==> design.v <==
module router_fsm(input clock, resetn, pkt_valid, parity_done, soft_reset_0, soft_reset_1, soft_reset_2,
                        fifo_full, low_pkt_valid, fifo_empty_0, fifo_empty_1, fifo_empty_2,
                  input [1:0] data_in,
                  output busy, detect_add, ld_state, laf_state, full_state, write_enb_reg, rst_int_reg, lfd_state);
parameter Decode_Address = 3'b000, 
          Load_First_Data = 3'b001,
          Wait_Till_Empty = 3'b010,
          Load_Data = 3'b011,
          Check_Parity_Error = 3'b100,
          Load_Parity = 3'b101,
          Fifo_Full_State = 3'b110,
          Load_After_Full = 3'b111;
reg [2:0] state, next_state;
always @(posedge clock) begin
    if (!resetn) state <= Decode_Address;
    else if((soft_reset_0 && (data_in[1:0] == 0)) | (soft_reset_1 && (data_in[1:0] == 1)) | (soft_reset_2 && (data_in[1:0] == 2))) state <= Decode_Address;
    else state <= next_state; 
end
always @(*) begin
    case(state)
    Decode_Address : begin  
        if(pkt_valid & (data_in[1:0] == 0 & fifo_empty_0 | data_in[1:0] == 1 & fifo_empty_1 | data_in[1:0] == 2 & fifo_empty_2))
        begin
            next_state = Load_First_Data;
        end
        else if(pkt_valid & (data_in[1:0] == 0 & !fifo_empty_0 | data_in[1:0] == 1 & !fifo_empty_1 | data_in[1:0] == 2 & !fifo_empty_2))
        begin
            next_state = Wait_Till_Empty;
        end
        else next_state = Decode_Address;
    end
    Load_First_Data : next_state = Load_Data;  
    Wait_Till_Empty : begin  
        if( (fifo_empty_0 && (data_in[1:0] == 0)) || (fifo_empty_1 && (data_in[1:0] == 1)) || (fifo_empty_2 && (data_in[1:0] == 2)) ) begin
            next_state = Load_First_Data;
        end
        else next_state = Wait_Till_Empty;
    end
    Load_Data : begin  
        if(fifo_full) next_state = Fifo_Full_State;
        else if (!fifo_full & !pkt_valid) next_state = Load_Parity;
        else next_state = Load_Data;
    end
    Fifo_Full_State : begin  
        if(!fifo_full) next_state = Load_After_Full;
        else next_state = Fifo_Full_State;
    end
    Load_Parity : next_state = Check_Parity_Error;  
    Check_Parity_Error : begin  
        if(fifo_full) next_state= Fifo_Full_State;
        else next_state = Decode_Address;
    end
    Load_After_Full : begin  
        if (parity_done) next_state = Decode_Address;
        else if(low_pkt_valid) next_state = Load_Parity;
        else next_state = Load_Data;
    end
    endcase
end
assign detect_add = (state == Decode_Address);
assign lfd_state = (state == Load_First_Data);
assign busy = (state == Load_First_Data) || (state == Load_Parity) || (state == Fifo_Full_State) || (state == Load_After_Full) || (state == Wait_Till_Empty) || (state == Check_Parity_Error);
assign ld_state = (state == Load_Data)||(state == Load_Parity) ;
assign write_enb_reg = (state == Load_First_Data)|(state == Load_Data)||(state == Load_Parity);
assign full_state = (state == Fifo_Full_State);
assign laf_state = (state == Load_After_Full);  
assign rst_int_reg = (state == Check_Parity_Error);
endmodule
module router_reg(input clock, resetn, pkt_valid, fifo_full, rst_int_reg, detect_add, 
                        ld_state, laf_state, full_state, lfd_state, 
                  output reg parity_done, low_pkt_valid, err, 
                  input [7:0] data_in, output reg [7:0] dout);
reg [7:0] a,c,d,e;
reg [8:0] b [31:0];
reg [4:0] count_b,count_a ;
always@(posedge clock) begin
    if(!resetn) begin
        dout <= 8'd0;
        parity_done <= 1'b0;
        low_pkt_valid <= 1'b0;
        err <= 1'b0;
        count_b <= 0;
        count_a <= 0;
        c <= 8'd0;
        d <= 8'd0;
    end
    else begin
    parity_done <= ((ld_state & !fifo_full & !pkt_valid) | (laf_state & low_pkt_valid & !parity_done)) & !detect_add;
    low_pkt_valid <= (ld_state & !pkt_valid);
        if(pkt_valid) begin
            if(detect_add) begin
                dout <= data_in;
                c <= data_in;
            end
            else if(ld_state||lfd_state) begin
                if(full_state) begin
                    b[count_b] <= data_in;
                    count_b <= count_b + 1;
                end
                else if(!full_state) begin
                    if(laf_state) begin
                        dout <= b[count_a];
                        count_a <= count_a + 1;
                    end
                    else begin
                        c <= c^data_in;
                        dout <= data_in;
                    end
                end 
            end 
        end
        else begin
            d <= data_in;
            dout <= data_in;
        end
    end
err <= (c==d) ? 0 : 1 ;
end
endmodule
module router_sync(input detect_add, write_enb_reg, clock, resetn, 
                         read_enb_0, read_enb_1, read_enb_2,
                         empty_0, empty_1, empty_2, 
                         full_0, full_1, full_2, 
                   input [1:0] data_in,
                   output reg vld_out_0, vld_out_1, vld_out_2,
                   output reg soft_reset_0, soft_reset_1, soft_reset_2, 
                   output reg fifo_full,
                   output reg [2:0] write_enb);
reg [1:0] q;
reg [4:0] count0,count1,count2;
always@(posedge clock)begin
    if(detect_add) q <= data_in;
end
always@(*)begin
    vld_out_0 <= !empty_0;
    vld_out_1 <= !empty_1;
    vld_out_2 <= !empty_2;
    case(q)
    2'b00 : begin
            fifo_full = full_0;
            write_enb = {2'b00, write_enb_reg};
            end 
    2'b01 : begin
            fifo_full = full_1;
            write_enb = {1'b0, write_enb_reg,1'b0};
            end
    2'b10 : begin
            fifo_full = full_2;
            write_enb = {write_enb_reg, 2'b00};
            end
    default : begin
                fifo_full = 0;
                write_enb = 3'd0;
    end
    endcase
end
always@(posedge clock) begin
    if(!resetn)begin
        count0<=5'd0;
        count1<=5'd0;
        count2<=5'd0;
        soft_reset_0 <= 1'b0;
        soft_reset_1 <= 1'b0;
        soft_reset_2 <= 1'b0;
    end
    else begin
        soft_reset_0 <= 1'b0;
        soft_reset_1 <= 1'b0;
        soft_reset_2 <= 1'b0;
        if (vld_out_0 && !read_enb_0) begin
            if (count0 == 5'b11101) begin
                soft_reset_0 <= 1'b1;
                count0 <= 5'd0;
            end
            else count0 <= count0 + 1'b1;
        end
        else count0 <= 5'd0;
        if (vld_out_1 && !read_enb_1) begin
            if (count1 == 5'b11101) begin
                soft_reset_1 <= 1'b1;
                count1 <= 5'd0;
            end
            else count1 <= count1 + 1'b1;
        end
        else count1 <= 5'd0;
        if (vld_out_2 && !read_enb_2) begin
            if (count2 == 5'b11101) begin
                soft_reset_2 <= 1'b1;
                count2 <= 5'd0;
            end
            else count2 <= count2 + 1'b1;
        end
        else count2 <= 5'd0;
    end
end
endmodule
module router_fifo(input clock, resetn, write_enb, read_enb, soft_reset, lfd_state,
                   input [7:0] data_in, output full, empty, output [7:0] data_out);
reg [8:0] mem [0:15];
reg [3:0] rd_pointer, wr_pointer;
reg [8:0] packet_out;
wire [8:0]packet;
reg [6:0] length;
reg [4:0] status_count;
assign empty = (status_count == 0 ) ? 1'b1 : 1'b0 ;
assign full = (status_count == 5'd16) ? 1'b1 : 1'b0 ;
assign packet[7:0] = data_in[7:0];
assign packet[8] = lfd_state;
assign data_out = resetn ?  packet_out[7:0] : 8'd0;
always@(posedge clock) begin
    if(!resetn || soft_reset) status_count <= 5'd0;
    else if(full == 1'b0 && write_enb & empty == 1'b0 && read_enb) status_count <= status_count;
    else if (full == 1'b0 && write_enb) status_count <= status_count + 1'b1;
    else if(empty == 1'b0 && read_enb ) status_count <= status_count - 1'b1;
    else status_count <= status_count;
end
always@(posedge clock) begin
    if(!resetn || soft_reset) begin  
        wr_pointer <= 4'd0;
    end
    else if(full == 1'b0 && write_enb) begin  
            mem[wr_pointer[3:0]] <= packet;
            wr_pointer <= wr_pointer + 1'b1;
    end
end
always@(posedge clock) begin
    if(!resetn || soft_reset) begin  
        rd_pointer <= 4'd0;
        packet_out <= 9'd0;
    end
    else begin 
        if(empty == 1'b0 && read_enb ) begin  
                packet_out <= mem[rd_pointer[3:0]];
                rd_pointer <= rd_pointer + 1'b1;
        end
        if (length == 0 && (empty || !mem[rd_pointer[3:0]][8])) packet_out <= 9'd0;
    end
end
always@(posedge clock)begin
    if (!resetn || soft_reset) begin
        length <= 0;
    end
    else if(empty == 1'b0 && read_enb ) begin
        if(mem[rd_pointer[3:0]][8])begin
                length <= mem[rd_pointer[3:0]][7:2] + 1'b1;
        end
        else if (length != 0)  begin
                length <= length - 1'b1;
        end
    end
end
endmodule
module router_top(input clock, resetn, read_enb_0, read_enb_1, read_enb_2, pkt_valid,
                  input [7:0] data_in, output [7:0] data_out_0, data_out_1, data_out_2,
                  output valid_out_0, valid_out_1, valid_out_2, error, busy);
wire parity_done,detect_add;
wire ld_state, laf_state, full_state, write_enb_reg, rst_int_reg, lfd_state;
wire [2:0] fifo_empty, full,w_enb, write_enb, soft_reset_temp;
wire fifo_full,low_pkt_valid,soft_reset_0,soft_reset_1,soft_reset_2;
wire [7:0] dout;
wire read_enb_temp[2:0];
wire [7:0] data_out_temp[2:0];
assign soft_reset_temp[0] = soft_reset_0;
assign soft_reset_temp[1] = soft_reset_1;
assign soft_reset_temp[2] = soft_reset_2;
assign read_enb_temp[0] = read_enb_0;
assign read_enb_temp[1] = read_enb_1;
assign read_enb_temp[2] = read_enb_2;
assign data_out_0 = data_out_temp[0];
assign data_out_1 = data_out_temp[1];
assign data_out_2 = data_out_temp[2];
router_fsm dut1(.clock(clock),
                .resetn(resetn),
                .pkt_valid(pkt_valid),
                .parity_done(parity_done),
                .soft_reset_0(soft_reset_0),
                .soft_reset_1(soft_reset_1),
                .soft_reset_2(soft_reset_2),
                .fifo_full(fifo_full),
                .low_pkt_valid(low_pkt_valid),
                .fifo_empty_0(fifo_empty[0]),
                .fifo_empty_1(fifo_empty[1]),
                .fifo_empty_2(fifo_empty[2]),
                .data_in(data_in[1:0]),
                .busy(busy),
                .detect_add(detect_add),
                .ld_state(ld_state),
                .laf_state(laf_state),
                .full_state(full_state),
                .write_enb_reg(write_enb_reg),
                .rst_int_reg(rst_int_reg),
                .lfd_state(lfd_state));
router_reg dut2(.clock(clock),
                .resetn(resetn),
                .pkt_valid(pkt_valid),
                .fifo_full(fifo_full),
                .detect_add(detect_add),
                .ld_state(ld_state),
                .laf_state(laf_state),
                .full_state(full_state),
                .rst_int_reg(rst_int_reg),
                .lfd_state(lfd_state),
                .parity_done(parity_done),
                .low_pkt_valid(low_pkt_valid),
                .err(error),
                .data_in(data_in),
                .dout(dout));
router_sync dut3(.clock(clock),
                .resetn(resetn),
                .detect_add(detect_add),
                .read_enb_0(read_enb_0),
                .read_enb_1(read_enb_1),
                .read_enb_2(read_enb_2),
                .write_enb_reg(write_enb_reg),
                .empty_0(fifo_empty[0]),
                .empty_1(fifo_empty[1]),
                .empty_2(fifo_empty[2]),
                .full_0(full[0]),
                .full_1(full[1]),
                .full_2(full[2]),
                .data_in(data_in[1:0]),
                .vld_out_0(valid_out_0),
                .vld_out_1(valid_out_1),
                .vld_out_2(valid_out_2),
                .soft_reset_0(soft_reset_0),
                .soft_reset_1(soft_reset_1),
                .soft_reset_2(soft_reset_2),
                .fifo_full(fifo_full),
                .write_enb(w_enb));
genvar x;
generate for (x= 0 ; x<3 ; x = x+1)
begin:fifo
	router_fifo f(.clock(clock),
                  .resetn(resetn), 
                  .soft_reset(soft_reset_temp[x]),
	              .lfd_state(lfd_state),
                  .write_enb(w_enb[x]),
                  .data_in(dout), 
                  .read_enb(read_enb_temp[x]),
	              .full(full[x]), 
                  .empty(fifo_empty[x]), 
                  .data_out(data_out_temp[x]));
end
endgenerate	
endmodule
==> run.sh <==
#!/bin/bash
# the make line also repeats each setting of config.mk as NAME=value (left out here)
make -C /OpenROAD-flow-scripts/flow DESIGN_CONFIG=/design/flow/config.mk WORK_HOME=/design/flow/orfs CLKGATE_MAP_FILE= finish
==> config.mk <==
export PLATFORM = sky130hd
export DESIGN_NAME = router_top
export DESIGN_NICKNAME = router_top
export VERILOG_FILES = /design/flow/design.v
export SDC_FILE = /design/flow/constraint.sdc
export NUM_CORES = 4
export LEC_CHECK = 0
export CAP_MARGIN = 20
export CELL_PAD_IN_SITES_DETAIL_PLACEMENT = 2
export CELL_PAD_IN_SITES_GLOBAL_PLACEMENT = 0
export CORE_MARGIN = 2
export CORE_UTILIZATION = 33
export CTS_CLUSTER_DIAMETER = 393
export CTS_CLUSTER_SIZE = 22
export GPL_ROUTABILITY_DRIVEN = 0
export SLEW_MARGIN = 0
==> constraint.sdc <==
create_clock -name core_clock -period 4.14 [get_ports {clock}]
set_input_delay 0.8280 -clock core_clock [delete_from_list [all_inputs] [get_ports {clock}]]
set_output_delay 0.8280 -clock core_clock [all_outputs]
set_load 0.01 [all_outputs]
==> impl_metrics.tcl, run 1 <==
# collected from the flow reports
set metrics [dict create \
    status "no timing/DRC/antenna violations" \
    edf_count 690 \
    synth_area_mm2 0.0344 \
    drc 0 \
    dr.pass1.iters 5 \
    synth.distinct_cells 66 \
    start_kind "flop" \
    ff2ff_setup_slack_ns 0.79 \
    ir_drop_uv 406 \
    dpl.hpwl_um 67600 \
    area_delta_synth_final_pct 11.2 \
    num_antenna_cells 0 \
    pwr-share-seq 0.512 \
    cts_hold_buf 0 \
    cp_top_family "simple AND/OR/NAND/NOR gates" \
    wl_met3_um 4950 \
    tns_ns 0 \
    numCtsBuffers 44 \
    fmax_mhz 272 \
    cts-resized-gates 0 \
    die_h_um 327 \
    final_util 0.370 \
    viasPerCell 5.41 \
    htreeDepth 2 \
    path_cells "or4_1 > nor2_1 > inv_1 > clkdlybuf4s50_1" \
    root_buffer "clkbuf_16" \
    die_x_um 327 \
    period_minus_slack_ns 3.68 \
    seq_area_frac_synth 0.698 \
    ff_type "edfxtp_1" \
    layout.nets 2205 \
    reg2regPathDepth 11 \
    synthTopCellsByArea "edfxtp_1, mux4_2, dfxtp_1" \
    critical_path.slowest_cell "or4_1" \
    die_area_mm2 0.107 \
    wl_met2_um 52200 \
    crit_start "fifo[0].f.status_count[0]$_SDFFE_PP0P_" \
    initial_core_util 0.332 \
    num_vias 19300 \
    wl_um 101000 \
    clock-sinks 854 \
    p_seq_uw 10100 \
    wirelength_met1_um 41200 \
    p_sw_frac 0.312 \
    wire_per_inst_um 28.3 \
    nFillCells 10100 \
    cp.arrival_ns 2.85 \
    ys_sh_mux 0.144 \
    yosysMostFrequentCell "edfxtp_1" \
    r2r_start "dut1.state[6]$_DFF_P_" \
    ios 43 \
    worst-path-stages 4 \
    whs_path_depth 2 \
    async_flop_share 0 \
    p_int_uw 13600 \
    required_ns 3.31 \
    comb_power_uw 4790 \
    top_power_group "registers" \
    finClkSkew_ns 0.0524 \
    syn-instance-count 2048 \
    top_cells_by_count "edfxtp_1, nor2_1, mux4_2" \
    avgSynthCellArea_um2 16.8 \
    final_hold_viol_count 0 \
    antenna_found_initial 3 \
    warnings 45 \
    synth_nets 2109 \
    clockPowerShare 0.247 \
    cp-end-kind "output pin" \
    grt_usage 0.187 \
    synth_area_leader_cell "edfxtp_1" \
    ys_sh_xor 0.0183 \
    pwr_density_cell_mw_per_mm2 518 \
    min_from "fifo[2].f.packet_out[0]$_SDFFE_PP0P_" \
    simple_gate_share 0.0688 \
    min_delay_worst_endpoint "fifo[2].f.packet_out[0]$_SDFFE_PP0P_" \
    critical_path_buf_inv_count 2 \
    top_layer_used "met5" \
    r2r-end "fifo[0].f.status_count[4]$_SDFFE_PP0P_" \
    hold_path.class "reg2reg" \
    slowest_delay_ns 0.65 \
    clock_power_uw 4890 \
    worstMarginPinSlew_ns 1.10 \
    p_comb_frac 0.242 \
    ys_cells 2048 \
    coreArea_mm2 0.103 \
    setup_viol 0 \
    rows 118 \
    cts.clk_slew.worst_paths_ns 0.09 \
    crit_end "valid_out_0" \
    power_switching_uw 6190 \
    relSlewSlack 0.267 \
    ys_area_mm2 0.0344 \
    cts_tree "built" \
    critical_path_class "reg2out" \
    crit_fanout 6 \
    drtIter0Drc 1747 \
    synth_top_area_share 0.602 \
    logic_family "multiplexers" \
    clock_latency_ns 0.66 \
    p_leak_uw 0.0119 \
    ant_nets 0 \
    cts_setup_buffers 0 \
    ys_warn_count 5 \
    overflow 0 \
    finalCritPeriodShare 0.888 \
    grt_first_pass_wirelength_um 149000 \
    grt_max_degree 51 \
    first_global_vias 21200 \
    slew_violations 0 \
    rsz0062_at_grt "false" \
    port_buffers 42 \
    compound_area_frac 0.0359 \
    synth_flop_count 854 \
    cts_buffer_depth 3 \
    maxCapViolCount 0 \
    ys_sh_adder 0.0178 \
]
[through the flow]
step | hold slack [ns] | cell area [µm²] | setup WS (ns) | total power (µW) | cells
global route | 0.509 | 38200 | 0.352 | 20500 | 3559
global placement | 0.440 | 36800 | 0.340 | 14400 | 3468
floorplan | 0.431 | 34400 | 0.553 | 13200 | 2048
detailed placement | 0.454 | 36800 | 0.0672 | 15000 | 3468
finish | 0.476 | 38200 | 0.463 | 19800 | 3559
CTS | 0.480 | 38100 | 0.439 | 19900 | 3549
[metal layers]
| layer | vias to the layer above | GRT usage |
|---|---|---|
| met1 | 10400 | 0.241 |
| met2 | 595 | 0.335 |
| met5 | - | 0 |
| li1 | 8126 | - |
| met4 | 4 | 0.0458 |
| met3 | 137 | 0.0229 |
[cell type report]
class,instances,area [µm²],share of cell area
tap,1380,1730,0.0451
clock buffer,79,1250,0.0328
sequential,854,24000,0.628
timing repair buffer,135,1210,0.0317
multi-input combinational,1060,9830,0.257
inverter,49,184,0.00481
clock inverter,2,25.0,0.000654
==> run 2: changes to the inputs <==
- CAP_MARGIN: 20 -> 10
- CELL_PAD_IN_SITES_GLOBAL_PLACEMENT: 0 -> 1
- CORE_UTILIZATION: 33 -> 52
- CTS_CLUSTER_SIZE: 22 -> 15
- HOLD_SLACK_MARGIN: default -> 0.12
- MIN_ROUTING_LAYER: default -> met2
- SLEW_MARGIN: 0 -> 30
- TNS_END_PERCENT: default -> 70
- clock period: 4.14 -> 5.37 ns (I/O delays scaled with it)
==> run 2 against run 1 <==
Compared with the run above: routed wire length increased by 14%; total power decreased by 16%; synthesized area unchanged; still clean on timing, DRC and antenna; sequential cell count unchanged; clock power increased by 5.1%; core utilization increased by 21 points; worst setup slack improved by 0.39 ns; die area decreased by 36%; combinational power decreased by 22%; clock skew decreased by 0.0062 ns; cell area decreased by 0.77%.
==> impl_metrics.tcl, run 2 <==
# collected from the flow reports
set metrics [dict create \
    cts_tree "built" \
    dr.pass1.iters 8 \
    period_minus_slack_ns 4.52 \
    ys_cells 2048 \
    avgSynthCellArea_um2 16.8 \
    critical_path.slowest_cell "nor2_1" \
    start_kind "flop" \
    grt_first_pass_wirelength_um 157000 \
    worstMarginPinSlew_ns 1.14 \
    numCtsBuffers 66 \
    ir_drop_uv 305 \
    setup_viol 0 \
    slew_violations 0 \
    overflow 0 \
    crit_start "dut1.state[4]$_DFF_P_" \
    ant_nets 0 \
    path_cells "buf_4 > nor3_1 > buf_4 > nor2_1 > nand3_1 > nor2_1" \
    synth.distinct_cells 66 \
    clock_latency_ns 0.68 \
    seq_area_frac_synth 0.698 \
    cp_top_family "simple AND/OR/NAND/NOR gates" \
    top_power_group "registers" \
    top_cells_by_count "edfxtp_1, nor2_1, mux4_2" \
    slowest_delay_ns 1.03 \
    cp.arrival_ns 4.79 \
    p_sw_frac 0.325 \
    viasPerCell 8.71 \
    hold_path.class "reg2reg" \
    layout.nets 2181 \
    cts_buffer_depth 3 \
    port_buffers 42 \
    crit_end "dut2.b[12][0]$_DFFE_PP_" \
    grt_max_degree 52 \
    ys_sh_adder 0.0178 \
    min_delay_worst_endpoint "fifo[1].f.packet_out[3]$_SDFFE_PP0P_" \
    synthTopCellsByArea "edfxtp_1, mux4_2, dfxtp_1" \
    rows 94 \
    worst-path-stages 6 \
    cts_setup_buffers 0 \
    whs_path_depth 2 \
    ys_sh_xor 0.0183 \
    synth_nets 2109 \
    wire_per_inst_um 37.7 \
    fin_cells 3045 \
    cts-resized-gates 0 \
    die_area_mm2 0.0682 \
    warnings 50 \
    synth_top_area_share 0.602 \
    ys_warn_count 5 \
    pwr-share-seq 0.471 \
    maxCapViolCount 0 \
    synth_flop_count 854 \
    reg2regPathDepth 6 \
    area_delta_synth_final_pct 10.3 \
    drtIter0Drc 6422 \
    dpl.hpwl_um 66500 \
    compound_area_frac 0.0359 \
    required_ns 5.64 \
    p_comb_frac 0.222 \
    edf_count 690 \
    htreeDepth 3 \
    logic_family "multiplexers" \
    ios 43 \
    relSlewSlack 0.238 \
    syn-instance-count 2048 \
    finalCritPeriodShare 0.841 \
    cts.clk_slew.worst_paths_ns 0.09 \
    wl_um 115000 \
    ff2ff_setup_slack_ns 0.85 \
    layout.area.seq_mm2 0.0240 \
    antenna_found_initial 1 \
    clockPowerShare 0.307 \
    power_switching_uw 5450 \
    cts_hold_buf 0 \
    dp.cells 2916 \
    clock_power_uw 5140 \
    comb_area_mm2 0.00990 \
    status "no timing/DRC/antenna violations" \
    cp-end-kind "flop" \
    comb_power_uw 3720 \
    synth_area_leader_cell "edfxtp_1" \
    fin_ws_ns 0.853 \
    synth_area_mm2 0.0344 \
    p_seq_uw 7880 \
    simple_gate_share 0.0688 \
    min_from "fifo[1].f.packet_out[3]$_SDFFE_PP0P_" \
    r2r-end "dut2.b[12][0]$_DFFE_PP_" \
    fmax_mhz 221 \
    grt_usage 0.472 \
    clock-sinks 854 \
    ys_sh_mux 0.144 \
    num_vias 26500 \
    ys_area_mm2 0.0344 \
    critical_path_class "reg2reg" \
    pwr_density_cell_mw_per_mm2 441 \
    yosysMostFrequentCell "edfxtp_1" \
    die_x_um 261 \
    finClkSkew_ns 0.0462 \
    p_int_uw 11300 \
    ff_type "edfxtp_1" \
    tns_ns 0 \
    initial_core_util 0.524 \
    root_buffer "clkbuf_16" \
    nFillCells 5540 \
    crit_fanout 51 \
    final_hold_viol_count 0 \
    pre_cts_slack_ns 0.716 \
    drc 0 \
    async_flop_share 0 \
    die_h_um 261 \
    rsz0062_at_grt "false" \
    r2r_start "dut1.state[4]$_DFF_P_" \
    first_global_vias 31100 \
    p_leak_uw 0.0120 \
    critical_path_buf_inv_count 2 \
    coreArea_mm2 0.0656 \
]
[run 2: per-stage QoR]
step | power [µW] | util | hold WS [ns] | area (µm²)
after global routing | 17100 | 0.578 | 0.493 | 37900
after global placement | 11100 | 0.547 | 0.439 | 35900
after floorplan | 10200 | - | 0.431 | 34400
after detailed placement | 11400 | 0.547 | 0.453 | 35900
final | 16700 | 0.578 | 0.456 | 38000
after CTS | 16300 | 0.577 | 0.464 | 37900
[run 2: layout make-up]
cell class | instances | area share
clock inverter | 5 | 0.00175
tap | 864 | 0.0285
timing repair buffer | 89 | 0.0209
clock buffer | 117 | 0.0498
multi-input combinational | 1060 | 0.261
inverter | 49 | 0.00485
sequential | 854 | 0.633
antenna | 7 | 0.000462
[run 2: per-layer routing]
metal / wire [µm] / vias to the layer above / GRT usage
met4: 11400 / 44 / 0.0955
li1: - / 8052 / -
met3: 45800 / 1204 / 0.600
met1: 0 / 8302 / -
met5: 1370 / - / 0.155
met2: 56100 / 8929 / 0.584
==> run 3: changes to the inputs <==
- CAP_MARGIN: 10 -> 20
- CELL_PAD_IN_SITES_DETAIL_PLACEMENT: 2 -> default
- CELL_PAD_IN_SITES_GLOBAL_PLACEMENT: 1 -> default
- CORE_UTILIZATION: 52 -> 70
- CTS_CLUSTER_DIAMETER: 393 -> default
- CTS_CLUSTER_SIZE: 15 -> 14
- GPL_ROUTABILITY_DRIVEN: 0 -> default
- HOLD_SLACK_MARGIN: 0.12 -> default
- MIN_ROUTING_LAYER: met2 -> default
- SETUP_SLACK_MARGIN: default -> 0.73
- SLEW_MARGIN: 30 -> 20
- TNS_END_PERCENT: 70 -> default
- clock period: 5.37 -> 3.05 ns (I/O delays scaled with it)
==> run 3 against run 2 <==
Compared with the run above: total power up 90%; fmax up 85%; critical path depth up 6; die area down 25%; global-route usage down 14 points; sequential cell count unchanged; sequential share of layout area down 4.5 points; clock skew down 0.020 ns; critical path type unchanged; largest power group unchanged.
==> impl_metrics.tcl, run 3 <==
# collected from the flow reports
set metrics [dict create \
    finalCritPeriodShare 0.802 \
    htreeDepth 3 \
    whs_path_depth 3 \
    simple_gate_share 0.0688 \
    start_kind "flop" \
    die_h_um 226 \
    async_flop_share 0 \
    ys_sh_mux 0.144 \
    ff_type "edfxtp_1" \
    root_buffer "clkbuf_16" \
    critical_path.slowest_cell "dfxtp_4" \
    syn-instance-count 2048 \
    worstMarginPinSlew_ns 1.13 \
    clock_latency_ns 0.63 \
    rows 81 \
    dpl.hpwl_um 49400 \
    area_delta_synth_final_pct 19.0 \
    viasPerCell 6.59 \
    synthTopCellsByArea "edfxtp_1, mux4_2, dfxtp_1" \
    path_cells "nor4_4 > buf_4 > a2111oi_4 > buf_4 > inv_6 > fa_2 > a21o_1 > a21oi_2 > nor3b_4 > a21oi_2 > xnor2_1 > nor2_1" \
    ys_area_mm2 0.0344 \
    layout.nets 2369 \
    ant_nets 0 \
    required_ns 3.55 \
    critical_path_class "reg2reg" \
    numCtsBuffers 82 \
    p_int_uw 22800 \
    design_area_mm2 0.0409 \
    slowest_delay_ns 0.38 \
    grt_usage 0.333 \
    drc 0 \
    dr.pass1.iters 6 \
    synth.distinct_cells 66 \
    power_switching_uw 9000 \
    setup_viol 0 \
    final_hold_viol_count 0 \
    cp.arrival_ns 2.95 \
    worst-path-stages 12 \
    layout.area.seq_mm2 0.0241 \
    synth_area_leader_cell "edfxtp_1" \
    power_uw 31800 \
    clockPowerShare 0.315 \
    initial_core_util 0.706 \
    compound_area_frac 0.0359 \
    reg2regPathDepth 12 \
    ff2ff_setup_slack_ns 0.60 \
    fmax_mhz 409 \
    pwr-share-seq 0.432 \
    fin_ws_ns 0.602 \
    wire_per_inst_um 27.9 \
    grt_max_degree 51 \
    die_area_mm2 0.0509 \
    min_from "resetn" \
    p_sw_frac 0.283 \
    clock-sinks 854 \
    port_buffers 42 \
    r2r_start "fifo[2].f.status_count[3]$_SDFFE_PP0P_" \
    antenna_found_initial 1 \
    edf_count 690 \
    crit_start "fifo[2].f.status_count[3]$_SDFFE_PP0P_" \
    period_minus_slack_ns 2.45 \
    ys_cells 2048 \
    relSlewSlack 0.247 \
    p_leak_uw 0.0135 \
    finClkSkew_ns 0.0264 \
    cts_buffer_depth 3 \
    grt_use_met3 0.0712 \
    wl_um 84800 \
    top_cells_by_count "edfxtp_1, nor2_1, mux4_2" \
    fin_cells 3038 \
    grtUsageMet1 0.457 \
    pre_cts_slack_ns 0.0907 \
    critical_path_buf_inv_count 3 \
    ys_warn_count 5 \
    coreArea_mm2 0.0487 \
    warnings 49 \
    comb_power_uw 8030 \
    slew_violations 0 \
    pwr_density_cell_mw_per_mm2 776 \
    grtUsageMet2 0.535 \
    logic_family "multiplexers" \
    cp_top_family "AND-OR/OR-AND gates" \
    maxCapViolCount 0 \
    clock_power_uw 10000 \
    die_x_um 226 \
    ios 43 \
    nFillCells 2219 \
    synth_nets 2109 \
    cts_tree "built" \
    p_comb_frac 0.253 \
    min_delay_worst_endpoint "dut3.soft_reset_0$_SDFF_PN0_" \
    crit_fanout 4 \
    r2r-end "fifo[2].f.status_count[4]$_SDFFE_PP0P_" \
    avgSynthCellArea_um2 16.8 \
    synth_flop_count 854 \
    overflow 0 \
    drtIter0Drc 2683 \
    grt_first_pass_wirelength_um 123000 \
    post_dp_cell_area_mm2 0.0365 \
    top_power_group "registers" \
    synth_area_mm2 0.0344 \
    ys_sh_adder 0.0178 \
    num_vias 20000 \
    first_global_vias 19700 \
    seq_area_frac_synth 0.698 \
    busiest_layer "met2" \
    p_seq_uw 13700 \
    cp-end-kind "flop" \
    tns_ns 0 \
    ys_sh_xor 0.0183 \
    status "no timing/DRC/antenna violations" \
    yosysMostFrequentCell "edfxtp_1" \
    dp.cells 2788 \
    cts.clk_slew.worst_paths_ns 0.06 \
    synth_top_area_share 0.602 \
    ir_drop_uv 639 \
    comb_area_mm2 0.0106 \
    hold_path.class "in2reg" \
    rsz0062_at_grt "true" \
    crit_end "fifo[2].f.status_count[4]$_SDFFE_PP0P_" \
    place.gp.congestion 0.872 \
]
[run 3: metal layers]
layer  up-vias  part of all wire
met5         -                 0
met4         0             0.035
met3       200             0.098
met2      1227              0.49
met1     10100              0.37
li1       8507                 -
[run 3: timing repair]
action                     4_1_cts  5_1_grt
resized                        138      106
setup buffers                   52       40
setup endpoints to repair      314      412
pin swaps                       30       52
hold buffers                     0        0
gates cloned                     6        2
[run 3: stage by stage]
stage          hold slack [ns]   util
5_1_grt                  0.366  0.839
3_5_place_dp             0.443  0.750
3_3_place_gp             0.440  0.750
4_1_cts                  0.335  0.823
6_report                 0.367  0.839
2_1_floorplan            0.431      -
[run 3: cell type report]
cell class	count	share of cell area
flip-flops and latches	854	0.588
multi-input cells	1060	0.260
clock inverters	38	0.00770
inverters	49	0.00465
diodes	1	0.0000611
clock buffers	111	0.0568
well taps	664	0.0203
repair buffers	261	0.0621
==> run 4: changes to the inputs <==
- CORE_UTILIZATION: 70 -> 40
- CTS_CLUSTER_SIZE: 14 -> default
- SETUP_SLACK_MARGIN: 0.73 -> 0.29
- clock period: 3.05 -> 3.75 ns (I/O delays scaled with it)
==> run 4 against run 3 <==
Compared with the run above: largest power group unchanged; critical path type is now reg2out; critical path depth is 8 lower; clock power is about 10% lower; first-iteration DRC count shrank 38%; synthesized area unchanged.
==> impl_metrics.tcl, run 4 <==
# collected from the flow reports
set metrics [dict create \
    status "no timing/DRC/antenna violations" \
    synth_top_area_share 0.602 \
    port_buffers 42 \
    pwr_density_cell_mw_per_mm2 621 \
    numCtsBuffers 84 \
    fin_cells 3401 \
    die_h_um 297 \
    p_leak_uw 0.0127 \
    grt_first_pass_wirelength_um 118000 \
    finClkSkew_ns 0.0212 \
    die_area_mm2 0.0884 \
    slowest_delay_ns 0.64 \
    p_comb_frac 0.194 \
    cp-end-kind "output pin" \
    start_kind "flop" \
    antenna_found_initial 2 \
    layout.area.seq_mm2 0.0240 \
    comb_power_uw 4760 \
    min_from "fifo[1].f.packet_out[3]$_SDFFE_PP0P_" \
    cts_tree "built" \
    nFillCells 7241 \
    p_seq_uw 11200 \
    r2r-end "fifo[2].f.status_count[4]$_SDFFE_PP0P_" \
    grt_usage 0.175 \
    ff_type "edfxtp_1" \
    comb_area_mm2 0.00983 \
    ys_area_mm2 0.0344 \
    cts_hold_buf 0 \
    power_switching_uw 6680 \
    drtIter0Drc 1673 \
    viasPerCell 5.47 \
    dp.cells 3247 \
    first_global_vias 18600 \
    die_x_um 297 \
    grtUsageMet2 0.277 \
    crit_fanout 6 \
    hold_path.class "reg2reg" \
    pre_cts_slack_ns 0.252 \
    syn-instance-count 2048 \
    logic_family "multiplexers" \
    cp_top_family "simple AND/OR/NAND/NOR gates" \
    critical_path.slowest_cell "or4_1" \
    holdWs_ns 0.448 \
    grtUsageMet1 0.254 \
    clock_power_uw 8610 \
    compound_area_frac 0.0359 \
    place.gp.congestion 0.825 \
    period_minus_slack_ns 3.36 \
    crit_end "valid_out_0" \
    min_delay_worst_endpoint "fifo[1].f.packet_out[3]$_SDFFE_PP0P_" \
    num_vias 18600 \
    wl_um 77400 \
    setup_viol 0 \
    slew_violations 0 \
    ir_drop_uv 448 \
    pwr-share-seq 0.455 \
    area_delta_synth_final_pct 14.9 \
    clock-sinks 854 \
    cts_buffer_depth 3 \
    critical_path_buf_inv_count 2 \
    cp.arrival_ns 2.61 \
    coreArea_mm2 0.0851 \
    design_area_mm2 0.0395 \
    p_sw_frac 0.272 \
    fin_ws_ns 0.394 \
    required_ns 3.00 \
    initial_core_util 0.404 \
    synthTopCellsByArea "edfxtp_1, mux4_2, dfxtp_1" \
    synth_area_mm2 0.0344 \
    grt_max_degree 51 \
    ys_sh_adder 0.0178 \
    ys_warn_count 5 \
    top_cells_by_count "edfxtp_1, nor2_1, mux4_2" \
    cts.clk_slew.worst_paths_ns 0.06 \
    busiest_layer "met2" \
    rsz0062_at_grt "false" \
    synth_nets 2109 \
    layout.nets 2250 \
    critical_path_class "reg2out" \
    synth.distinct_cells 66 \
    yosysMostFrequentCell "edfxtp_1" \
    fmax_mhz 298 \
    tns_ns 0 \
    r2r_start "dut1.state[6]$_DFF_P_" \
    worstMarginPinSlew_ns 1.04 \
    dr.pass1.iters 5 \
    seq_area_frac_synth 0.698 \
    htreeDepth 3 \
    p_int_uw 17900 \
    wire_per_inst_um 22.7 \
    ios 43 \
    ys_sh_xor 0.0183 \
    ys_cells 2048 \
    clock_latency_ns 0.63 \
    worst-path-stages 4 \
    overflow 0 \
    ff2ff_setup_slack_ns 0.77 \
    edf_count 690 \
    avgSynthCellArea_um2 16.8 \
    top_power_group "registers" \
    relSlewSlack 0.305 \
    root_buffer "clkbuf_16" \
    warnings 44 \
    dpl.hpwl_um 49900 \
    post_dp_cell_area_mm2 0.0367 \
    path_cells "or4_1 > nor2_2 > inv_1 > clkdlybuf4s50_1" \
    synth_flop_count 854 \
    finalCritPeriodShare 0.895 \
    crit_start "fifo[0].f.status_count[0]$_SDFFE_PP0P_" \
    clockPowerShare 0.351 \
    ant_nets 0 \
    maxCapViolCount 0 \
    simple_gate_share 0.0688 \
    ys_sh_mux 0.144 \
    final_hold_viol_count 0 \
    reg2regPathDepth 12 \
    async_flop_share 0 \
    whs_path_depth 2 \
    drc 0 \
    rows 107 \
    synth_area_leader_cell "edfxtp_1" \
    grt_use_met3 0.0295 \
]
==> run 4: timing repair <==
action,4_1_cts,5_1_grt
setup endpoints to repair,2,0
buffers inserted,0,0
resized,2,0
==> run 4: layout make-up <==
| cell class | instances | area share |
|---|---|---|
| diodes | 1 | 0.0000633 |
| clock buffers | 110 | 0.0607 |
| clock inverters | 43 | 0.0114 |
| inverters | 49 | 0.00465 |
| multi-input cells | 1060 | 0.249 |
| flip-flops and latches | 854 | 0.608 |
| well taps | 1144 | 0.0362 |
| repair buffers | 140 | 0.0304 |
==> run 4: stage by stage <==
step	utilization	total power (µW)
global placement	0.431	16000
detailed placement	0.431	16100
floorplan	-	14600
global route	0.464	25600
CTS	0.464	24800
finish	0.464	24500
==> run 4: routing by layer <==
| layer | vias to the layer above | routed length (µm) |
|---|---|---|
| li1 | 8270 | - |
| met1 | 9591 | 34600 |
| met2 | 647 | 36400 |
| met3 | 100 | 4900 |
| met4 | 2 | 1480 |
| met5 | - | 13 |
==> run 5: changes to the inputs <==
- CELL_PAD_IN_SITES_DETAIL_PLACEMENT: default -> 2
- CORE_MARGIN: 2 -> 5
- CORE_UTILIZATION: 40 -> 41
- CTS_CLUSTER_SIZE: default -> 99
- GPL_ROUTABILITY_DRIVEN: default -> 1
- MIN_ROUTING_LAYER: default -> met1
- PLACE_DENSITY_LB_ADDON: default -> 0.02
- SETUP_SLACK_MARGIN: 0.29 -> default
- SLEW_MARGIN: 20 -> 5
- clock period: 3.75 -> 5.34 ns (I/O delays scaled with it)
==> run 5 against run 4 <==
Compared with the run above: still clean; critical path depth unchanged; cell area down 0.26%; synthesized area did not move; sequential cell count stayed put; register-to-register slack better by 1.2 ns.
==> impl_metrics.tcl, run 5 <==
# collected from the flow reports
set metrics [dict create \
    status "no timing/DRC/antenna violations" \
    path_cells "or4_1 > nor2_1 > inv_1 > clkdlybuf4s50_1" \
    period_minus_slack_ns 3.81 \
    simple_gate_share 0.0688 \
    relSlewSlack 0.270 \
    edf_count 690 \
    p_comb_frac 0.196 \
    reg2regPathDepth 12 \
    pwr_density_cell_mw_per_mm2 447 \
    wl_um 93000 \
    fmax_mhz 263 \
    die_h_um 300 \
    synth_flop_count 854 \
    final_util 0.473 \
    ios 43 \
    design_area_mm2 0.0394 \
    dr.pass1.iters 6 \
    drc 0 \
    logic_family "multiplexers" \
    cp_top_family "simple AND/OR/NAND/NOR gates" \
    area_delta_synth_final_pct 14.6 \
    synth_area_leader_cell "edfxtp_1" \
    synth.distinct_cells 66 \
    final_hold_viol_count 0 \
    setup_viol 0 \
    p_leak_uw 0.0126 \
    top_power_group "registers" \
    async_flop_share 0 \
    tns_ns 0 \
    ys_sh_xor 0.0183 \
    ant_nets 0 \
    worst-path-stages 4 \
    pwr-share-seq 0.445 \
    synth_top_area_share 0.602 \
    coreArea_mm2 0.0834 \
    ff_type "edfxtp_1" \
    cts_hold_buf 0 \
    comb_power_uw 3450 \
    place.gp.congestion 0.800 \
    hold_path.class "reg2reg" \
    cp-end-kind "output pin" \
    overflow 0 \
    syn-instance-count 2048 \
    top_cells_by_count "edfxtp_1, nor2_1, mux4_2" \
    min_from "fifo[1].f.packet_out[5]$_SDFFE_PP0P_" \
    finalCritPeriodShare 0.713 \
    slowest_delay_ns 0.58 \
    die_area_mm2 0.0898 \
    rsz0062_at_grt "false" \
    p_sw_frac 0.284 \
    dpl.hpwl_um 60200 \
    cts_buffer_depth 3 \
    p_int_uw 12600 \
    r2r-end "fifo[2].f.status_count[4]$_SDFFE_PP0P_" \
    cts-resized-gates 0 \
    clock_latency_ns 0.65 \
    crit_fanout 6 \
    die_x_um 300 \
    maxCapViolCount 0 \
    critical_path_class "reg2out" \
    ys_cells 2048 \
    post_dp_cell_area_mm2 0.0363 \
    ys_area_mm2 0.0344 \
    holdWs_ns 0.456 \
    synth_nets 2109 \
    crit_end "valid_out_1" \
    finClkSkew_ns 0.0223 \
    wire_per_inst_um 27.9 \
    ys_sh_mux 0.144 \
    clock-sinks 854 \
    numCtsBuffers 95 \
    ys_warn_count 5 \
    synth_area_mm2 0.0344 \
    first_global_vias 20700 \
    grt_usage 0.206 \
    avgSynthCellArea_um2 16.8 \
    port_buffers 42 \
    cts_setup_buffers 0 \
    r2r_start "dut1.state[4]$_DFF_P_" \
    fin_cells 3327 \
    viasPerCell 5.62 \
    initial_core_util 0.412 \
    grt_max_degree 52 \
    antenna_found_initial 0 \
    slew_violations 0 \
    synthTopCellsByArea "edfxtp_1, mux4_2, dfxtp_1" \
    grt_first_pass_wirelength_um 139000 \
    compound_area_frac 0.0359 \
    clock_power_uw 6320 \
    num_antenna_cells 0 \
    warnings 44 \
    cts_tree "built" \
    critical_path_buf_inv_count 2 \
    seq_area_frac_synth 0.698 \
    htreeDepth 3 \
    whs_path_depth 2 \
    yosysMostFrequentCell "edfxtp_1" \
    ff2ff_setup_slack_ns 1.96 \
    cp.arrival_ns 2.74 \
    power_switching_uw 5010 \
    num_vias 18700 \
    rows 106 \
    start_kind "flop" \
    dp.cells 3140 \
    worstMarginPinSlew_ns 1.09 \
    cts.clk_slew.worst_paths_ns 0.05 \
    min_delay_worst_endpoint "fifo[1].f.packet_out[5]$_SDFFE_PP0P_" \
    clockPowerShare 0.359 \
    required_ns 4.27 \
    layout.nets 2227 \
    ir_drop_uv 275 \
    root_buffer "clkbuf_16" \
    critical_path.slowest_cell "or4_1" \
    p_seq_uw 7840 \
    drtIter0Drc 1315 \
    ys_sh_adder 0.0178 \
    crit_start "fifo[1].f.status_count[0]$_SDFFE_PP0P_" \
]
-- run 5: area by class of cell --
| type | instances | area, µm² |
|---|---|---|
| clock buffers | 127 | 2570 |
| repair buffers | 106 | 1020 |
| well taps | 1080 | 1350 |
| flip-flops and latches | 854 | 24000 |
| fillers | 7598 | 44000 |
| clock inverters | 51 | 438 |
| inverters | 49 | 184 |
| multi-input cells | 1060 | 9830 |
-- run 5: through the flow --
stage	setup WS, ns	power, µW
after floorplan	1.75	10200
after global placement	1.56	11300
after detailed placement	1.37	11400
after CTS	1.45	17800
after global routing	1.40	18400
final	1.53	17600
-- run 5: routing by layer --
| metal | vias to the layer above | part of all wire | GRT usage |
|---|---|---|---|
| met4 | 2 | 0.029 | 0.0601 |
| met1 | 9961 | 0.44 | 0.283 |
| met2 | 355 | 0.49 | 0.346 |
| met5 | - | 0.00061 | 0.00487 |
| met3 | 157 | 0.035 | 0.0275 |
| li1 | 8210 | - | - |
==> run 6: changes to the inputs <==
- ABC_AREA: default -> 1
- CELL_PAD_IN_SITES_DETAIL_PLACEMENT: 2 -> default
- CORE_MARGIN: 5 -> 2
- CORE_UTILIZATION: 41 -> 55
- CTS_CLUSTER_DIAMETER: default -> 45
- CTS_CLUSTER_SIZE: 99 -> default
- GPL_ROUTABILITY_DRIVEN: 1 -> default
- HOLD_SLACK_MARGIN: default -> 0.29
- MIN_ROUTING_LAYER: met1 -> default
- PLACE_DENSITY_LB_ADDON: 0.02 -> default
- SETUP_SLACK_MARGIN: default -> 0.66
- SLEW_MARGIN: 5 -> 20
- TNS_END_PERCENT: default -> 5
- clock period: 5.34 -> 2.66 ns (I/O delays scaled with it)
==> run 6 against run 5 <==
Compared with the run above: cell count increased by 34%; register-to-register slack got worse by 1.5 ns; global-route usage increased by 7.1 points; first-iteration DRC count increased by 100%; cell area increased by 11%; via count increased by 38%; critical endpoint is now fifo[2].f.length[1]$_SDFFE_PP0P_; largest power group unchanged.
==> impl_metrics.tcl, run 6 <==
# collected from the flow reports
set metrics [dict create \
    top_cells_by_count "edfxtp_1, nand2_1, nor2_1" \
    comb_power_uw 11300 \
    ys_area_mm2 0.0357 \
    setup_viol 0 \
    cp.arrival_ns 2.73 \
    num_vias 25800 \
    dpl.hpwl_um 57800 \
    initial_core_util 0.555 \
    crit_fanout 8 \
    pwr-share-seq 0.380 \
    hold_path.class "in2reg" \
    cts_tree "built" \
    p_sw_frac 0.317 \
    synth_nets 3326 \
    r2r-end "fifo[2].f.length[1]$_SDFFE_PP0P_" \
    die_x_um 259 \
    cp_top_family "buffers and inverters" \
    worstMarginPinSlew_ns 0.955 \
    ys_cells 3265 \
    slew_violations 0 \
    logic_family "simple AND/OR/NAND/NOR gates" \
    cpMostUsedCell "o21ai_1" \
    wirelength_met1_um 40800 \
    relSlewSlack 0.363 \
    min_delay_worst_endpoint "dut3.soft_reset_1$_SDFF_PN0_" \
    synth_area_leader_cell "edfxtp_1" \
    async_flop_share 0 \
    finalCritPeriodShare 0.828 \
    yosysMostFrequentCell "edfxtp_1" \
    synthTopCellsByArea "edfxtp_1, dfxtp_1, o21ai_0" \
    grt_max_degree 129 \
    worst-path-stages 15 \
    p_leak_uw 0.0164 \
    synth_area_mm2 0.0357 \
    ff2ff_setup_slack_ns 0.46 \
    wire_per_inst_um 21.8 \
    crit_end "fifo[2].f.length[1]$_SDFFE_PP0P_" \
    period_minus_slack_ns 2.20 \
    seq_area_frac_synth 0.672 \
    simple_gate_share 0.136 \
    ir_drop_uv 674 \
    compound_area_frac 0.109 \
    layout.nets 3569 \
    required_ns 3.18 \
    min_from "resetn" \
    clockPowerShare 0.350 \
    ios 43 \
    cp-end-kind "flop" \
    wl_um 96900 \
    final_hold_viol_count 0 \
    finClkSkew_ns 0.0267 \
    port_buffers 42 \
    ys_warn_count 5 \
    clock_latency_ns 0.66 \
    critical_path.slowest_cell "dfxtp_4" \
    fin_cells 4451 \
    top_layer_used "met4" \
    p_int_uw 28500 \
    whs_path_depth 3 \
    fmax_mhz 454 \
    first_global_vias 24900 \
    num_antenna_cells 0 \
    ys_sh_mux 0.00319 \
    wl_met3_um 6630 \
    clock_power_uw 14600 \
    antenna_found_initial 0 \
    warnings 48 \
    dp.cells 4157 \
    top_power_group "registers" \
    ff_type "edfxtp_1" \
    drc 0 \
    synth_top_area_share 0.580 \
    area_delta_synth_final_pct 22.5 \
    wl_met2_um 46500 \
    grt_usage 0.277 \
    synth_flop_count 854 \
    coreArea_mm2 0.0643 \
    start_kind "flop" \
    rsz0062_at_grt "true" \
    die_area_mm2 0.0670 \
    holdWs_ns 0.326 \
    clock-sinks 854 \
    ys_sh_adder 0.0171 \
    place.gp.congestion 0.879 \
    path_cells "clkinv_8 > buf_12 > nor2_4 > nor2_1 > o21ai_1 > o211ai_1 > nand3_1 > nand2_2 > buf_6 > buf_4 > buf_4 > nand2_2 > o21ai_1 > o21ai_1 > a21oi_1" \
    avgSynthCellArea_um2 10.9 \
    ant_nets 0 \
    rows 93 \
    critical_path_buf_inv_count 5 \
    status "no timing/DRC/antenna violations" \
    synth.distinct_cells 47 \
    dr.pass1.iters 8 \
    slowest_delay_ns 0.45 \
    die_h_um 259 \
    pwr_density_cell_mw_per_mm2 954 \
    htreeDepth 3 \
    reg2regPathDepth 15 \
    viasPerCell 5.80 \
    maxCapViolCount 0 \
    syn-instance-count 3265 \
    edf_count 690 \
    ys_sh_xor 0.00809 \
    cts.clk_slew.worst_paths_ns 0.06 \
    drtIter0Drc 2653 \
    critical_path_class "reg2reg" \
    p_comb_frac 0.270 \
    numCtsBuffers 102 \
    root_buffer "clkbuf_16" \
    cts_buffer_depth 3 \
    power_switching_uw 13200 \
    p_seq_uw 15900 \
    grt_first_pass_wirelength_um 143000 \
    overflow 0 \
]
-- run 6: area by class of cell --
| cell class | count | area (µm²) |
|---|---|---|
| fillers | 4792 | 20600 |
| repair inverters | 2 | 13.8 |
| repair buffers | 293 | 3050 |
| multi-input cells | 1949 | 10800 |
| flip-flops and latches | 854 | 24100 |
| inverters | 306 | 1210 |
| clock buffers | 120 | 2690 |
| clock inverters | 72 | 927 |
| well taps | 855 | 1070 |
-- run 6: timing repair --
| item | 4_1_cts | 5_1_grt |
|---|---|---|
| gates resized | 142 | 114 |
| hold endpoints to repair | 9 | 0 |
| gates cloned | 5 | 11 |
| hold buffers | 1 | 0 |
| pin swaps | 47 | 31 |
| setup buffers | 54 | 31 |
| endpoints found under the setup margin | 574 | 581 |
-- run 6: routing by layer --
| metal | track usage | vias up |
|---|---|---|
| met5 | 0 | - |
| met2 | 0.454 | 1050 |
| met4 | 0.0938 | 0 |
| met1 | 0.383 | 12600 |
| li1 | - | 12000 |
| met3 | 0.0384 | 198 |
-- run 6: metrics by stage --
stage | util | power [µW] | TNS, ns | cell area [µm²] | setup WS, ns
floorplan | - | 21800 | 0 | 36200 | 0.492
detailed placement | 0.593 | 25000 | -17.74 | 38200 | -0.118
global placement | 0.593 | 24700 | -17.69 | 38200 | -0.115
global route | 0.680 | 43600 | 0 | 43800 | 0.354
finish | 0.680 | 41800 | 0 | 43800 | 0.459
CTS | 0.666 | 40800 | 0 | 42900 | 0.440
==> run 7: changes to the inputs <==
- ABC_AREA: 1 -> default
- CAP_MARGIN: 20 -> 0
- CELL_PAD_IN_SITES_DETAIL_PLACEMENT: default -> 2
- CORE_ASPECT_RATIO: default -> 1.35
- CORE_MARGIN: 2 -> 10
- CORE_UTILIZATION: 55 -> 72
- CTS_CLUSTER_DIAMETER: 45 -> default
- CTS_CLUSTER_SIZE: default -> 21
- GPL_TIMING_DRIVEN: default -> 1
- HOLD_SLACK_MARGIN: 0.29 -> -0.07
- MAX_ROUTING_LAYER: default -> met4
- MIN_ROUTING_LAYER: default -> met2
- PLACE_DENSITY: default -> 0.68
- SETUP_SLACK_MARGIN: 0.66 -> default
- clock period: 2.66 -> 5.75 ns (I/O delays scaled with it)
==> run 7 against run 6 <==
Compared with the run above: the run now fails in detailed placement; synthesized area fell by 3.7%; synthesized cell count fell by 37%; die area shrank 15%.
==> impl_metrics.tcl, run 7 <==
# implementation run metrics
set metrics [dict create \
    status "stopped before the end" \
    failed_stage "detailed placement" \
    error "[ERROR DPL-0033] detailed placement checks failed during check placement." \
    async_flop_share 0 \
    die_h_um 274 \
    ys_warn_count 5 \
    rows 93 \
    synth_area_mm2 0.0344 \
    die_area_mm2 0.0570 \
    synth_area_leader_cell "edfxtp_1" \
    logic_family "multiplexers" \
    die_x_um 208 \
    yosysMostFrequentCell "edfxtp_1" \
    simple_gate_share 0.0688 \
    synthTopCellsByArea "edfxtp_1, mux4_2, dfxtp_1" \
    initial_core_util 0.725 \
    edf_count 690 \
    compound_area_frac 0.0359 \
    ys_sh_mux 0.144 \
    synth.distinct_cells 66 \
    ys_area_mm2 0.0344 \
    coreArea_mm2 0.0475 \
    syn-instance-count 2048 \
    ff_type "edfxtp_1" \
    top_cells_by_count "edfxtp_1, nor2_1, mux4_2" \
    avgSynthCellArea_um2 16.8 \
    port_buffers 42 \
    place.gp.congestion 0.956 \
    ys_cells 2048 \
    synth_nets 2109 \
    ys_sh_xor 0.0183 \
    synth_top_area_share 0.602 \
    seq_area_frac_synth 0.698 \
    ys_sh_adder 0.0178 \
    synth_flop_count 854 \
    ios 43 \
]
-- run 7: stage by stage --
| step | setup slack (ns) | hold slack, ns | area [µm²] | power (µW) |
|---|---|---|---|---|
| floorplan | 2.16 | 0.431 | 34400 | 9500 |
| global placement | 1.31 | 0.441 | 35500 | 10300 |
==> run 8: changes to the inputs <==
- ABC_AREA: default -> 1
- CAP_MARGIN: 0 -> 10
- CELL_PAD_IN_SITES_GLOBAL_PLACEMENT: default -> 3
- CORE_ASPECT_RATIO: 1.35 -> default
- CORE_MARGIN: 10 -> 2
- CORE_UTILIZATION: 72 -> 52
- CTS_CLUSTER_DIAMETER: default -> 393
- CTS_CLUSTER_SIZE: 21 -> 15
- GPL_ROUTABILITY_DRIVEN: default -> 0
- GPL_TIMING_DRIVEN: 1 -> 0
- HOLD_SLACK_MARGIN: -0.07 -> 0.12
- MAX_ROUTING_LAYER: met4 -> default
- PLACE_DENSITY: 0.68 -> default
- SLEW_MARGIN: 20 -> 30
- TNS_END_PERCENT: 5 -> 70
- clock period: 5.75 -> 5.37 ns (I/O delays scaled with it)
==> run 8 against run 7 <==
Compared with the run above: the flow stops in global placement; synthesized area grew 3.9%; die area grew 24%; synthesized cell count grew 59%.
==> impl_metrics.tcl, run 8 <==
# implementation run metrics
set metrics [dict create \
    synth_area_leader_cell "edfxtp_1" \
    synth_top_area_share 0.580 \
    synth.distinct_cells 47 \
    top_cells_by_count "edfxtp_1, nand2_1, nor2_1" \
    ys_sh_adder 0.0171 \
    ios 43 \
    ys_sh_xor 0.00809 \
    rows 96 \
    ys_area_mm2 0.0357 \
    initial_core_util 0.523 \
    ys_sh_mux 0.00319 \
    yosysMostFrequentCell "edfxtp_1" \
    seq_area_frac_synth 0.672 \
    ys_warn_count 5 \
    synthTopCellsByArea "edfxtp_1, dfxtp_1, o21ai_0" \
    simple_gate_share 0.136 \
    die_area_mm2 0.0708 \
    status "stopped before the end" \
    coreArea_mm2 0.0683 \
    ys_cells 3265 \
    edf_count 690 \
    logic_family "simple AND/OR/NAND/NOR gates" \
    synth_area_mm2 0.0357 \
    synth_nets 3326 \
    failed_stage "global placement" \
    async_flop_share 0 \
    syn-instance-count 3265 \
    avgSynthCellArea_um2 10.9 \
    compound_area_frac 0.109 \
    die_x_um 266 \
    error "[ERROR GPL-0301] Utilization 100.932 % exceeds 100%." \
    die_h_um 266 \
    synth_flop_count 854 \
    ff_type "edfxtp_1" \
]
==> run 9: changes to the inputs <==
- CAP_MARGIN: 10 -> 25
- CELL_PAD_IN_SITES_DETAIL_PLACEMENT: 2 -> default
- CELL_PAD_IN_SITES_GLOBAL_PLACEMENT: 3 -> 2
- CORE_UTILIZATION: 52 -> 37
- CTS_CLUSTER_DIAMETER: 393 -> 333
- CTS_CLUSTER_SIZE: 15 -> default
- GPL_ROUTABILITY_DRIVEN: 0 -> 1
- HOLD_SLACK_MARGIN: 0.12 -> default
- MIN_ROUTING_LAYER: met2 -> default
- PLACE_DENSITY_LB_ADDON: default -> 0.3
- SETUP_SLACK_MARGIN: default -> 0.75
- SLEW_MARGIN: 30 -> 5
- TNS_END_PERCENT: 70 -> 25
- clock period: 5.37 -> 4.47 ns (I/O delays scaled with it)
==> run 9 against run 8 <==
Compared with the run above: the run now finishes clean; die area is 40% higher; synthesized cell count unchanged; synthesized area is the same.
==> impl_metrics.tcl, run 9 <==
# collected from the flow reports
set metrics [dict create \
    drtIter0Drc 2069 \
    synth_area_mm2 0.0357 \
    worst-path-stages 9 \
    slew_violations 0 \
    ys_warn_count 5 \
    hold_path.class "reg2reg" \
    avgSynthCellArea_um2 10.9 \
    cts_tree "built" \
    cts-resized-gates 0 \
    die_h_um 315 \
    rsz0062_at_grt "true" \
    grt_first_pass_wirelength_um 153000 \
    antenna_found_initial 2 \
    seq_area_frac_synth 0.672 \
    viasPerCell 5.19 \
    tns_ns 0 \
    final_hold_viol_count 0 \
    min_delay_worst_endpoint "fifo[2].f.packet_out[3]$_SDFFE_PP0P_" \
    ff2ff_setup_slack_ns 0.99 \
    synthTopCellsByArea "edfxtp_1, dfxtp_1, o21ai_0" \
    clockPowerShare 0.344 \
    place.gp.congestion 0.862 \
    comb_power_uw 5300 \
    cp-end-kind "flop" \
    logic_family "simple AND/OR/NAND/NOR gates" \
    crit_start "pkt_valid" \
    power_switching_uw 7010 \
    r2r_start "dut1.state[4]$_DFF_P_" \
    grt_usage 0.206 \
    cpMostUsedCell "nor2_1" \
    dp.cells 4606 \
    synth_top_area_share 0.580 \
    synth_flop_count 854 \
    synth_area_leader_cell "edfxtp_1" \
    synth_nets 3326 \
    path_cells "clkdlybuf4s50_1 > inv_2 > nor2_1 > inv_1 > nor3_1 > inv_1 > nor2_1 > nand2_1 > nor2_1" \
    period_minus_slack_ns 3.77 \
    crit_fanout 8 \
    compound_area_frac 0.109 \
    cts_setup_buffers 0 \
    status "no timing/DRC/antenna violations" \
    top_cells_by_count "edfxtp_1, nand2_1, nor2_1" \
    htreeDepth 3 \
    maxCapViolCount 0 \
    num_antenna_cells 0 \
    start_kind "input port" \
    wire_per_inst_um 21.4 \
    pwr_density_cell_mw_per_mm2 541 \
    final_util 0.434 \
    warnings 45 \
    top_power_group "registers" \
    drc 0 \
    critical_path.slowest_cell "nor2_1" \
    synth.distinct_cells 47 \
    root_buffer "clkbuf_16" \
    area_delta_synth_final_pct 15.7 \
    design_area_mm2 0.0414 \
    cts_buffer_depth 3 \
    critical_path_class "in2reg" \
    simple_gate_share 0.136 \
    finalCritPeriodShare 0.843 \
    pwr-share-seq 0.419 \
    cts_hold_buf 0 \
    initial_core_util 0.375 \
    grt_max_degree 50 \
    reg2regPathDepth 7 \
    fmax_mhz 266 \
    edf_count 690 \
    ys_area_mm2 0.0357 \
    die_area_mm2 0.0991 \
    r2r-end "dut2.b[16][1]$_DFFE_PP_" \
    p_leak_uw 0.0150 \
    cts.clk_slew.worst_paths_ns 0.05 \
    setup_viol 0 \
    clock_latency_ns 0.66 \
    rows 113 \
    min_from "fifo[2].f.packet_out[3]$_SDFFE_PP0P_" \
    dpl.hpwl_um 69800 \
    yosysMostFrequentCell "edfxtp_1" \
    async_flop_share 0 \
    numCtsBuffers 93 \
    critical_path_buf_inv_count 4 \
    cp_top_family "simple AND/OR/NAND/NOR gates" \
    ys_sh_adder 0.0171 \
    whs_path_depth 2 \
    p_seq_uw 9370 \
    syn-instance-count 3265 \
    clock-sinks 854 \
    relSlewSlack 0.313 \
    finClkSkew_ns 0.0234 \
    wl_um 103000 \
    crit_end "dut2.b[16][1]$_DFFE_PP_" \
    p_sw_frac 0.313 \
    p_int_uw 15400 \
    first_global_vias 24300 \
    fin_cells 4788 \
    slowest_delay_ns 0.87 \
    dr.pass1.iters 6 \
    layout.nets 3504 \
    clock_power_uw 7700 \
    ir_drop_uv 357 \
    die_x_um 315 \
    ys_cells 3265 \
    ant_nets 0 \
    ios 43 \
    ff_type "edfxtp_1" \
    port_buffers 41 \
    worstMarginPinSlew_ns 1.03 \
    cp.arrival_ns 4.03 \
    ys_sh_xor 0.00809 \
    overflow 0 \
    coreArea_mm2 0.0953 \
    post_dp_cell_area_mm2 0.0382 \
    num_vias 24900 \
    required_ns 4.74 \
    p_comb_frac 0.237 \
    ys_sh_mux 0.00319 \
]
-- run 9: layout make-up --
cell class	count	area (µm²)
Tap cell	1265	1580
Timing Repair Buffer	83	905
Clock buffer	140	2720
Clock inverter	35	365
Multi-Input combinational cell	1949	9820
Fill cell	8993	53900
Buffer	156	803
Sequential cell	854	24000
Inverter	306	1150
-- run 9: metal layers --
| layer | vias up | wire, µm | global-route usage |
|---|---|---|---|
| met2 | 652 | 49000 | 0.343 |
| met1 | 12200 | 45300 | 0.276 |
| met4 | 2 | 3130 | 0.0645 |
| met3 | 163 | 5080 | 0.0307 |
| li1 | 11800 | - | - |
| met5 | - | 11 | 0 |
-- run 9: stage by stage --
step	hold slack (ns)	setup WS, ns	power, µW
after floorplan	0.430	1.47	12900
after global placement	0.442	-0.659	14700
after detailed placement	0.453	0.105	14800
after CTS	0.462	0.803	22600
after global routing	0.480	0.705	23500
final	0.460	0.704	22400
==> run 10: changes to the inputs <==
- ABC_AREA: 1 -> default
- CAP_MARGIN: 25 -> 20
- CELL_PAD_IN_SITES_DETAIL_PLACEMENT: default -> 2
- CELL_PAD_IN_SITES_GLOBAL_PLACEMENT: 2 -> default
- CORE_UTILIZATION: 37 -> 40
- CTS_CLUSTER_DIAMETER: 333 -> default
- CTS_CLUSTER_SIZE: default -> 38
- GPL_ROUTABILITY_DRIVEN: 1 -> default
- GPL_TIMING_DRIVEN: 0 -> default
- PLACE_DENSITY_LB_ADDON: 0.3 -> default
- SETUP_SLACK_MARGIN: 0.75 -> default
- SLEW_MARGIN: 5 -> 20
- TNS_END_PERCENT: 25 -> default
- clock period: 4.47 -> 5.0 ns (I/O delays scaled with it)
==> run 10 against run 9 <==
Compared with the run above: still clean; synthesized area shrank 3.7%; clock skew is 0.031 ns higher; combinational power shrank 28%; die area decreased by 11%; cell area is 5.1% lower; global-route usage rose by 3.1 points; total power is 14% lower; first-iteration DRC count down 7.7%; sequential power down 9.5%; via count fell by 22%; cell count shrank 30%; hold slack got worse by 0.0024 ns; critical path type unchanged.
==> impl_metrics.tcl, run 10 <==
# collected from the flow reports
set metrics [dict create \
    grt_first_pass_wirelength_um 154000 \
    cp.arrival_ns 4.20 \
    layout.area.seq_mm2 0.0240 \
    synth_top_area_share 0.602 \
    cts_setup_buffers 0 \
    ys_sh_xor 0.0183 \
    warnings 44 \
    drtIter0Drc 1909 \
    tns_ns 0 \
    crit_fanout 9 \
    power_switching_uw 5690 \
    post_dp_cell_area_mm2 0.0362 \
    clock_power_uw 6890 \
    required_ns 5.29 \
    synth_area_mm2 0.0344 \
    cts_tree "built" \
    die_area_mm2 0.0884 \
    dp.cells 3195 \
    cts.clk_slew.worst_paths_ns 0.06 \
    port_buffers 42 \
    fmax_mhz 256 \
    synthTopCellsByArea "edfxtp_1, mux4_2, dfxtp_1" \
    synth_area_leader_cell "edfxtp_1" \
    cts_hold_buf 0 \
    ys_cells 2048 \
    slew_violations 0 \
    holdWs_ns 0.457 \
    critical_path_class "in2reg" \
    hold_path.class "reg2reg" \
    rows 107 \
    pwr-share-seq 0.442 \
    avgSynthCellArea_um2 16.8 \
    fin_cells 3362 \
    top_cells_by_count "edfxtp_1, nor2_1, mux4_2" \
    period_minus_slack_ns 3.91 \
    p_leak_uw 0.0125 \
    ys_warn_count 5 \
    worst-path-stages 6 \
    nFillCells 7899 \
    clock_latency_ns 0.66 \
    logic_family "multiplexers" \
    simple_gate_share 0.0688 \
    cts_buffer_depth 3 \
    ff2ff_setup_slack_ns 1.17 \
    first_global_vias 21700 \
    grt_max_degree 51 \
    area_delta_synth_final_pct 14.2 \
    overflow 0 \
    ios 43 \
    root_buffer "clkbuf_16" \
    worstMarginPinSlew_ns 1.19 \
    finClkSkew_ns 0.0546 \
    comb_area_mm2 0.00984 \
    clockPowerShare 0.359 \
    die_h_um 297 \
    dr.pass1.iters 5 \
    place.gp.congestion 0.836 \
    cpMostUsedCell "nor2_1" \
    initial_core_util 0.404 \
    wire_per_inst_um 31.0 \
    ff_type "edfxtp_1" \
    ir_drop_uv 321 \
    design_area_mm2 0.0393 \
    rsz0062_at_grt "false" \
    start_kind "input port" \
    die_x_um 297 \
    finalCritPeriodShare 0.781 \
    seq_area_frac_synth 0.698 \
    synth.distinct_cells 66 \
    yosysMostFrequentCell "edfxtp_1" \
    syn-instance-count 2048 \
    setup_viol 0 \
    reg2regPathDepth 12 \
    slowest_delay_ns 0.89 \
    crit_start "pkt_valid" \
    p_comb_frac 0.199 \
    viasPerCell 5.78 \
    ys_sh_mux 0.144 \
    numCtsBuffers 89 \
    edf_count 690 \
    path_cells "clkdlybuf4s50_1 > nor2b_1 > nand2_1 > nor2_1 > nand3_1 > nor2_1" \
    grt_usage 0.236 \
    ys_sh_adder 0.0178 \
    p_int_uw 13500 \
    maxCapViolCount 0 \
    final_hold_viol_count 0 \
    drc 0 \
    ant_nets 0 \
    clock-sinks 854 \
    pre_cts_slack_ns 0.553 \
    wl_um 104000 \
    p_sw_frac 0.296 \
    antenna_found_initial 1 \
    synth_nets 2109 \
    p_seq_uw 8480 \
    status "no timing/DRC/antenna violations" \
    top_power_group "registers" \
    fin_ws_ns 1.09 \
    r2r-end "fifo[0].f.status_count[4]$_SDFFE_PP0P_" \
    pwr_density_cell_mw_per_mm2 489 \
    compound_area_frac 0.0359 \
    min_delay_worst_endpoint "fifo[0].f.packet_out[7]$_SDFFE_PP0P_" \
    async_flop_share 0 \
    critical_path_buf_inv_count 1 \
    cp-end-kind "flop" \
    num_vias 19400 \
    ys_area_mm2 0.0344 \
    synth_flop_count 854 \
    r2r_start "dut1.state[6]$_DFF_P_" \
    coreArea_mm2 0.0851 \
    htreeDepth 3 \
    relSlewSlack 0.204 \
    whs_path_depth 2 \
    crit_end "dut2.b[28][2]$_DFFE_PP_" \
    dpl.hpwl_um 66400 \
    layout.nets 2203 \
    min_from "fifo[0].f.packet_out[7]$_SDFFE_PP0P_" \
    critical_path.slowest_cell "nor2_1" \
    cp_top_family "simple AND/OR/NAND/NOR gates" \
    cts-resized-gates 0 \
    comb_power_uw 3830 \
]
[run 10: through the flow]
stage | total power (µW) | util
finish | 19200 | 0.461
detailed placement | 12400 | 0.426
global placement | 12000 | 0.425
floorplan | 10900 | -
CTS | 19300 | 0.461
global route | 19900 | 0.461
[run 10: layer usage]
layer	wire, µm	track usage	part of all wire
met1	40500	0.294	0.39
met2	54000	0.415	0.52
met3	6210	0.0425	0.060
met4	3370	0.0813	0.032
met5	0	0	0
[run 10: layout make-up]
class / count / share of cell area
flip-flops and latches: 854 / 0.612
diodes: 1 / 0.0000637
multi-input cells: 1060 / 0.250
clock inverters: 44 / 0.0130
inverters: 49 / 0.00468
clock buffers: 122 / 0.0638
well taps: 1144 / 0.0364
repair buffers: 88 / 0.0196
Power is estimated from default activity; no workload was simulated.
